==> 10-15: inputs <==
Design CS, start of the top module:
module CS(clk, reset, X, Y);
	input clk, reset; 
	input [7:0] X;
	output [9:0] Y;
	reg [9:0] X1,X2, X3, X4, X5, X6, X7, X8, X9;
	wire[9:0] avg_w;
	reg [9:0] avg;
	reg [9:0] appr;
	wire[9:0] Y_keep_w;
	reg [9:0] Y;
	reg [12:0] avg_dividend;
	reg [12:0] Y_dividend;
	reg [12:0] total_num;
	reg [9:0] least;
	wire [12:0] avg_dis = 13'd9;
	wire [12:0] Y_dis = 13'd8;
	always @(negedge clk) begin
		if(reset) begin
			X1 <= 0; X2 <= 0; X3 <= 0; X4 <= 0; X5 <= 0; X6 <= 0; X7 <= 0; X8 <= 0; X9 <= 0;
			avg_dividend <= 0;
			total_num <= 0;
		end  
		else begin 
			if (total_num < 9)
				total_num <= total_num + 1;
			X1 <= X2;
			X2 <= X3;
			X3 <= X4;
			X4 <= X5;
			X5 <= X6;
			X6 <= X7;
			X7 <= X8;
			X8 <= X9;
			X9 <= X;
			avg_dividend <= X2+X3+X4+X5+X6+X7+X8+X9+X; 	
		end  
	end  
	calc c1(avg_dividend, avg_dis, avg_w);
	always @(*) begin
		avg = avg_w;
		appr = X1;
		least = 1000;
		if( (avg >= X1) && (avg - X1) < least) begin
			appr = X1;
			least = avg - X1;
		end
		if(avg >= X2 && (avg - X2) < least) begin
			appr = X2;
			least = avg - X2;
		end
		if(avg >= X3 && (avg - X3) < least) begin
			appr = X3;
  ...
Settings: LEC_CHECK=0, ABC_AREA=1, CAP_MARGIN=20, CELL_PAD_IN_SITES_GLOBAL_PLACEMENT=0, CORE_ASPECT_RATIO=0.5, CORE_MARGIN=5, CORE_UTILIZATION=35, CTS_CLUSTER_DIAMETER=157, CTS_CLUSTER_SIZE=98, GPL_ROUTABILITY_DRIVEN=0, MAX_ROUTING_LAYER=met4, PLACE_DENSITY_LB_ADDON=0.12, SETUP_SLACK_MARGIN=-1.89, SLEW_MARGIN=20, TNS_END_PERCENT=5; clock period 63.8 ns.
run.sh (not shown) runs the stock make flow with config.mk's settings and CLKGATE_MAP_FILE=.
==> 12-19: changes against 10-15 <==
- ABC_AREA: 1 -> default
- CORE_ASPECT_RATIO: 0.5 -> default
- CORE_MARGIN: 5 -> 2
- CORE_UTILIZATION: 35 -> 72
- CTS_CLUSTER_DIAMETER: 157 -> default
- CTS_CLUSTER_SIZE: 98 -> 81
- PLACE_DENSITY_LB_ADDON: 0.12 -> 0.04
- SETUP_SLACK_MARGIN: -1.89 -> -2.0
- TNS_END_PERCENT: 5 -> 60
==> results <==
item	12-19	10-15
Status	failed layout checks	timing/DRC/antenna clean
Violated checks	negative setup slack	-
Post-synthesis mux area share	4.77%	0%
Multi-input gate area	0.0132 mm^2	0.0117 mm^2
Chip Footprint	0.0233 mm^2	0.0490 mm^2
Height of the chip	153 um	159 um
Synthesized chip area reported by yosys	0.0159 mm^2	0.0155 mm^2
Multi-input gates	1650	1780
Start of the worst register-to-register path	avg_dividend[4]	avg_dividend[9]
Max-Slew Margin vs Limit	28.0%	52.1%
Mean instance size in the synthesized netlist	7.99 um^2	6.67 um^2
Fraction of the yosys area taken by sequential cells	14.1%	14.4%
# setup viols final	3	0
Logic share of the area	71.4%	67.6%
CP Launch Point	avg_dividend[4]	avg_dividend[9]
# Taps	280	588
Worst hold slack across all endpoints	457 ps	426 ps
Drt pass-1 iters	8	5
Number of cells in Yosys stat	1987	2329
Pin count of the biggest net entering global routing	98	59
Worst-case setup slack after placement	-1580 ps	-748 ps

==> inputs of run M <==
==> flow/design.v <==
module CS(clk, reset, X, Y);
	input clk, reset; 
	input [7:0] X;
	output [9:0] Y;
	reg [9:0] X1,X2, X3, X4, X5, X6, X7, X8, X9;
	wire[9:0] avg_w;
	reg [9:0] avg;
	reg [9:0] appr;
	wire[9:0] Y_keep_w;
	reg [9:0] Y;
	reg [12:0] avg_dividend;
	reg [12:0] Y_dividend;
	reg [12:0] total_num;
	reg [9:0] least;
	wire [12:0] avg_dis = 13'd9;
	wire [12:0] Y_dis = 13'd8;
	always @(negedge clk) begin
		if(reset) begin
			X1 <= 0; X2 <= 0; X3 <= 0; X4 <= 0; X5 <= 0; X6 <= 0; X7 <= 0; X8 <= 0; X9 <= 0;
			avg_dividend <= 0;
			total_num <= 0;
		end  
		else begin 
			if (total_num < 9)
				total_num <= total_num + 1;
			X1 <= X2;
			X2 <= X3;
			X3 <= X4;
			X4 <= X5;
			X5 <= X6;
			X6 <= X7;
			X7 <= X8;
			X8 <= X9;
			X9 <= X;
			avg_dividend <= X2+X3+X4+X5+X6+X7+X8+X9+X; 	
		end  
	end  
	calc c1(avg_dividend, avg_dis, avg_w);
	always @(*) begin
		avg = avg_w;
		appr = X1;
		least = 1000;
		if( (avg >= X1) && (avg - X1) < least) begin
			appr = X1;
			least = avg - X1;
		end
		if(avg >= X2 && (avg - X2) < least) begin
			appr = X2;
			least = avg - X2;
		end
		if(avg >= X3 && (avg - X3) < least) begin
			appr = X3;
			least = avg - X3;
		end
		if(avg >= X4 && (avg - X4) < least) begin
			appr = X4;
			least = avg - X4;
		end
		if(avg >= X5 && (avg - X5) < least) begin
			appr = X5;
			least = avg - X5;
		end
		if(avg >= X6 && (avg - X6) < least) begin
			appr = X6;
			least = avg - X6;
		end
		if(avg >= X7 && (avg - X7) < least) begin
			appr = X7;
			least = avg - X7;
		end
		if(avg >= X8 && (avg - X8) < least) begin
			appr = X8;
			least = avg - X8;
		end
		if(avg >= X9 && (avg - X9) < least) begin
			appr = X9;
			least = avg - X9;
		end
		Y_dividend = avg_dividend + avg_dis*appr;
	end  
	calc c2(Y_dividend, Y_dis, Y_keep_w);	
	always @(posedge clk) begin
		if (total_num >= 9)
			Y <= Y_keep_w;
	end 
endmodule
module  calc
    #(parameter width=13)   
	(dividend, divisor, merchant);
	input [width-1:0]       dividend;   
	input [width-1:0]       divisor;   
	output [width-1:0]      merchant;   
	reg [width-1:0]     	temp_dividend;  
	reg [width-1:0]      	temp_divisor;  
	reg [2*width-1:0]    	temp_did;
	reg [2*width-1:0]   	temp_dis;
	reg [width-1:0]      	merchant;   
	reg [width-1:0]      	remainder;   
	integer 		i;
    always @(*) begin
		temp_dividend = dividend;
		temp_divisor = divisor;	
	end
    always @(*) begin
		temp_did = {{width{1'b0}}, temp_dividend};
		temp_dis = {temp_divisor, {width{1'b0}}};
		for(i = 0; i < width; i = i +1) begin
			temp_did = temp_did << 1;
			if(temp_did >= temp_dis) 
				temp_did = temp_did - temp_dis + 1'b1;
			else 
				temp_did = temp_did;
		end  
		merchant = temp_did[width-1:0];
		remainder = temp_did[width*2-1: width];
	end  
endmodule
==> flow/run.sh <==
#!/bin/bash
# the make line also repeats each setting of config.mk as NAME=value (left out here)
make -C /OpenROAD-flow-scripts/flow DESIGN_CONFIG=/design/flow/config.mk WORK_HOME=/design/flow/orfs CLKGATE_MAP_FILE= finish
==> flow/config.mk <==
export PLATFORM = sky130hd
export DESIGN_NAME = CS
export DESIGN_NICKNAME = CS
export VERILOG_FILES = /design/flow/design.v
export SDC_FILE = /design/flow/constraint.sdc
export NUM_CORES = 4
export LEC_CHECK = 0
export CAP_MARGIN = 0
export CORE_MARGIN = 2
export CORE_UTILIZATION = 72
export CTS_CLUSTER_DIAMETER = 394
export CTS_CLUSTER_SIZE = 50
export PLACE_DENSITY_LB_ADDON = 0.0
export SETUP_SLACK_MARGIN = 3.47
export SLEW_MARGIN = 20
==> flow/constraint.sdc <==
create_clock -name core_clock -period 11.8 [get_ports {clk}]
set_input_delay 2.3600 -clock core_clock [delete_from_list [all_inputs] [get_ports {clk}]]
set_output_delay 2.3600 -clock core_clock [all_outputs]
set_load 0.01 [all_outputs]
==> inputs of run C, as changes to run M <==
- CAP_MARGIN: 0 -> 20
- CORE_UTILIZATION: 72 -> 40
- CTS_CLUSTER_DIAMETER: 394 -> default
- CTS_CLUSTER_SIZE: 50 -> default
- GPL_TIMING_DRIVEN: default -> 0
- MAX_ROUTING_LAYER: default -> met4
- MIN_ROUTING_LAYER: default -> met2
- PLACE_DENSITY_LB_ADDON: 0.0 -> default
- SETUP_SLACK_MARGIN: 3.47 -> default
- SLEW_MARGIN: 20 -> 5
- TNS_END_PERCENT: default -> 85
==> flow/constraint.sdc (replaced) <==
create_clock -name core_clock -period 70.0 [get_ports {clk}]
set_input_delay 14.0000 -clock core_clock [delete_from_list [all_inputs] [get_ports {clk}]]
set_output_delay 14.0000 -clock core_clock [all_outputs]
set_load 0.01 [all_outputs]
==> flow_summary.ini <==
; generated from flow reports
[status]
status = finished clean

[floorplan]
coreArea_um2 = 38900
fp.dieW_um = 203
fp_util = 0.408
That was run C.
==> flow_summary.ini <==
; generated from flow reports
[floorplan]
coreArea_um2 = 21800
fp_util = 0.730

[synthesis]
synthAoiAreaFrac = 0.249
synth_area_per_cell_um2 = 7.99

[status]
firstError = [ERROR DPL-0038] Utilization greater than 100%, impossible to legalize
haltStage = detailed placement (3_5_place_dp)
status = did not finish
That was run M.

==> v33: inputs <==
Starts from the design.v that is shown in full above.
==> flow/config.mk <==
export PLATFORM = sky130hd
export DESIGN_NAME = CS
export DESIGN_NICKNAME = CS
export VERILOG_FILES = /design/flow/design.v
export SDC_FILE = /design/flow/constraint.sdc
export NUM_CORES = 4
export LEC_CHECK = 0
export CAP_MARGIN = 20
export CORE_MARGIN = 2
export CORE_UTILIZATION = 66
export SLEW_MARGIN = 20
==> flow/constraint.sdc <==
create_clock -name core_clock -period 38.2 [get_ports {clk}]
set_input_delay 7.6400 -clock core_clock [delete_from_list [all_inputs] [get_ports {clk}]]
set_output_delay 7.6400 -clock core_clock [all_outputs]
set_load 0.01 [all_outputs]
==> v3 (differences from v33) <==
CAP_MARGIN = 40   (was 20)
CORE_UTILIZATION = 72   (was 66)
CTS_CLUSTER_DIAMETER = 43   (was unset)
CTS_CLUSTER_SIZE = 50   (was unset)
PLACE_DENSITY_LB_ADDON = 0.0   (was unset)
SETUP_SLACK_MARGIN = 3.47   (was unset)
==> flow/constraint.sdc (replaced) <==
create_clock -name core_clock -period 11.8 [get_ports {clk}]
set_input_delay 2.3600 -clock core_clock [delete_from_list [all_inputs] [get_ports {clk}]]
set_output_delay 2.3600 -clock core_clock [all_outputs]
set_load 0.01 [all_outputs]
==> qor summary <==
	v3	v33
Area inside the core boundary	21800 um^2	23500 um^2
Overall die height	153 um	159 um
Warnings, synthesis	4	4
DIE WIDTH	153 um	159 um
Final RePlAce weighted congestion	1.07	1.04
Core Rows	54	56
Basic-gate share of the synthesized area counting and, or, nand and nor cells	20.6%	20.6%
Mapped Area	15900 um^2	15900 um^2
Area share of the largest cell type after synthesis	15.1%	15.1%
Floorplan-stage core utilization	73.0%	67.5%
Adder and majority gate portion of the synthesized area	24.0%	24.0%
Cell type with the largest total area	ha_1	ha_1
# port buffers	19	19
Top cell type by instance count after synthesis	nor2_1	nor2_1
Synthesized instance count	1987	1987
Chip area	23300 um^2	25300 um^2
Result of the run	stopped before the end	stopped before the end
Last stage reached	detailed placement (3_5_place_dp)	clock tree synthesis (4_1_cts)
Number of cells in the yosys synthesis report	1987	1987
Chip area from the yosys synthesis statistics	15900 um^2	15900 um^2

==> 08-03 <==
// CS: RTL as listed in full above, without the edits since
make LEC_CHECK=0 CAP_MARGIN=20 CORE_MARGIN=2 CORE_UTILIZATION=45 SLEW_MARGIN=20 finish   # period 68.7 ns
==> 12-12 (differences from 08-03) <==
--- a/flow/config.mk
+++ b/flow/config.mk
@@ -7,5 +7,6 @@
 export LEC_CHECK = 0
+export ABC_AREA = 1
 export CAP_MARGIN = 20
 export CORE_MARGIN = 2
-export CORE_UTILIZATION = 45
+export CORE_UTILIZATION = 72
 export SLEW_MARGIN = 20
==> flow/constraint.sdc (replaced) <==
create_clock -name core_clock -period 71.4 [get_ports {clk}]
set_input_delay 14.2800 -clock core_clock [delete_from_list [all_inputs] [get_ports {clk}]]
set_output_delay 14.2800 -clock core_clock [all_outputs]
set_load 0.01 [all_outputs]
==> comparison <==
- Of 12-12 and 08-03, 08-03 has the higher non-clock buffer count (gap 99).
- In clock skew, 12-12 and 08-03 hardly differ.
- Clock-buffer cell count is the same in 08-03 and 12-12.
- In flip-flop count, 08-03 and 12-12 do not differ.
- Against 12-12, the global-route usage of 08-03 is lower by 13 points.
- Against 08-03, the register-to-register slack of 12-12 is better by 1.0 ns.
- Against 08-03, the wire length of 12-12 is lower by 9.4%.
==> figures <==
item                                                              08-03            12-12
Vias in the first global route                                    15100            15400
Pre-Place Util                                                    0.459            0.737
Endpoint with the worst hold slack                         total_num[9]     total_num[7]
Launch instance of the worst register-to-register path  avg_dividend[9]  avg_dividend[2]
Outcome                                        timing/DRC/antenna clean  timing/DRC/antenna clean
AND-OR/OR-AND Cells, Area Fraction                                0.249            0.140
Multi-input combinational cell area                         13300 sq um      11700 sq um
Total global-route track usage                                    0.268            0.393
Met1 global-route usage                                           0.326            0.456
Routed met2 length                                             24200 um         21600 um
Number of buffers and inverters on the critical path                 17               26
DR WL met3                                                      2520 um          3840 um

==> inputs of tundra <==
RTL: the design.v shown in full above, as it stands there.
Settings: LEC_CHECK=0, ABC_AREA=1, CAP_MARGIN=20, CORE_MARGIN=2, CORE_UTILIZATION=71, CTS_CLUSTER_SIZE=36, PLACE_DENSITY_LB_ADDON=0.28, SLEW_MARGIN=20; clock period 56.8 ns.
==> inputs of harbor, as changes to tundra <==
CAP_MARGIN = 0   (was 20)
CORE_ASPECT_RATIO = 0.5   (was unset)
CORE_UTILIZATION = 72   (was 71)
CTS_CLUSTER_DIAMETER = 348   (was unset)
CTS_CLUSTER_SIZE = 97   (was 36)
PLACE_DENSITY_LB_ADDON = unset   (was 0.28)
SETUP_SLACK_MARGIN = 2.93   (was unset)
TNS_END_PERCENT = 5   (was unset)
==> flow/constraint.sdc (replaced) <==
create_clock -name core_clock -period 30.5 [get_ports {clk}]
set_input_delay 6.1000 -clock core_clock [delete_from_list [all_inputs] [get_ports {clk}]]
set_output_delay 6.1000 -clock core_clock [all_outputs]
set_load 0.01 [all_outputs]
==> comparison <==
harbor ended with an error in detailed placement (3_5_place_dp) on DPL-0038. tundra finished with setup timing left.
Synthesized area is the same in tundra and harbor.
In synthesized cell count, tundra and harbor do not differ.
Of harbor and tundra, tundra has the higher die area (gap 1.0%, measured against tundra).
==> figures <==
                                                                        harbor           tundra
Height of the die                                                        108 um           152 um
Die W                                                                    212 um           152 um
Outcome                                                  stopped before the end  failed layout checks
Stage where the flow stopped                  detailed placement (3_5_place_dp)                -
Reasons for failing layout checks                                             -     setup timing
Post-synth design cell area                                         0.0155 mm^2      0.0155 mm^2
Placeable Area                                                      0.0208 mm^2      0.0216 mm^2
Pre-Place Util                                                            0.746            0.719
Sequential fraction of the synthesis area                                 0.144            0.144
Routability congestion estimate                                            1.02            0.976
Area of the die                                                     0.0228 mm^2      0.0231 mm^2
Number of rows created at floorplan                                          37               54
Aoi/oai-family share of the synthesized area                              0.140            0.140
Multiplexer area fraction after synthesis                                     0                0

==> 03-27 <==
RTL: the design.v shown in full above, as it stands there.
clock: 63.8 ns
lec_check: 0
cap_margin: 20
cell_pad_in_sites_global_placement: 0
core_margin: 2
core_utilization: 72
cts_cluster_diameter: 359
cts_cluster_size: 66
gpl_routability_driven: 0
hold_slack_margin: -0.09
max_routing_layer: met4
place_density_lb_addon: 0.04
setup_slack_margin: 5.0
slew_margin: 20
tns_end_percent: 60
==> 02-21: changes against 03-27 <==
==> flow/config.mk (replaced) <==
export PLATFORM = sky130hd
export DESIGN_NAME = CS
export DESIGN_NICKNAME = CS
export VERILOG_FILES = /design/flow/design.v
export SDC_FILE = /design/flow/constraint.sdc
export NUM_CORES = 4
export LEC_CHECK = 0
export CAP_MARGIN = 20
export CELL_PAD_IN_SITES_DETAIL_PLACEMENT = 2
export CELL_PAD_IN_SITES_GLOBAL_PLACEMENT = 2
export CORE_MARGIN = 5
export CORE_UTILIZATION = 71
export CTS_CLUSTER_DIAMETER = 127
export CTS_CLUSTER_SIZE = 66
export GPL_ROUTABILITY_DRIVEN = 0
export MAX_ROUTING_LAYER = met4
export PLACE_DENSITY_LB_ADDON = 0.21
export SETUP_SLACK_MARGIN = 5.0
export SLEW_MARGIN = 20
export TNS_END_PERCENT = 60
==> 07-11: changes against 03-27 <==
==> flow/config.mk (replaced) <==
export PLATFORM = sky130hd
export DESIGN_NAME = CS
export DESIGN_NICKNAME = CS
export VERILOG_FILES = /design/flow/design.v
export SDC_FILE = /design/flow/constraint.sdc
export NUM_CORES = 4
export LEC_CHECK = 0
export CAP_MARGIN = 20
export CORE_MARGIN = 2
export CORE_UTILIZATION = 40
export SLEW_MARGIN = 20
==> flow/constraint.sdc (replaced) <==
create_clock -name core_clock -period 68.7 [get_ports {clk}]
set_input_delay 13.7400 -clock core_clock [delete_from_list [all_inputs] [get_ports {clk}]]
set_output_delay 13.7400 -clock core_clock [all_outputs]
set_load 0.01 [all_outputs]
==> results <==
	03-27	07-11	02-21
Max clock buf depth	2	2	-
Post-CTS Setup Repair Bufs	136	5	-
Initial core utilization	73.0%	40.8%	72.3%
Clock tree root driver cell	sky130_fd_sc_hd__clkbuf_16	sky130_fd_sc_hd__clkbuf_16	-
Die footprint	23,300 µm²	41,300 µm²	25,500 µm²
Placed instance count	2,312	2,544	-
Die height	153 µm	203 µm	160 µm
Area post-placement	17,200 µm²	17,000 µm²	-
Outcome	aborted with a tool error	timing/DRC/antenna clean	aborted with a tool error
Stage where the flow stopped	5_1_grt	-	3_1_place_gp_skip_io
Hold buffer count at cts	0	0	-
# H-tree levels	3	3	-
Placement Rows	54	72	54
CORE AREA	21,800 µm²	38,900 µm²	22,000 µm²
PortBufs	19	19	-
Count of cells resized by post-cts repair	196	23	-
I/O pin count	20	20	-
Half-perimeter wire length of the detailed placement result	37,500 µm	40,000 µm	-
Die span in x	153 µm	203 µm	160 µm
Worst slack, placed	-1.68 ns	-1.10 ns	-
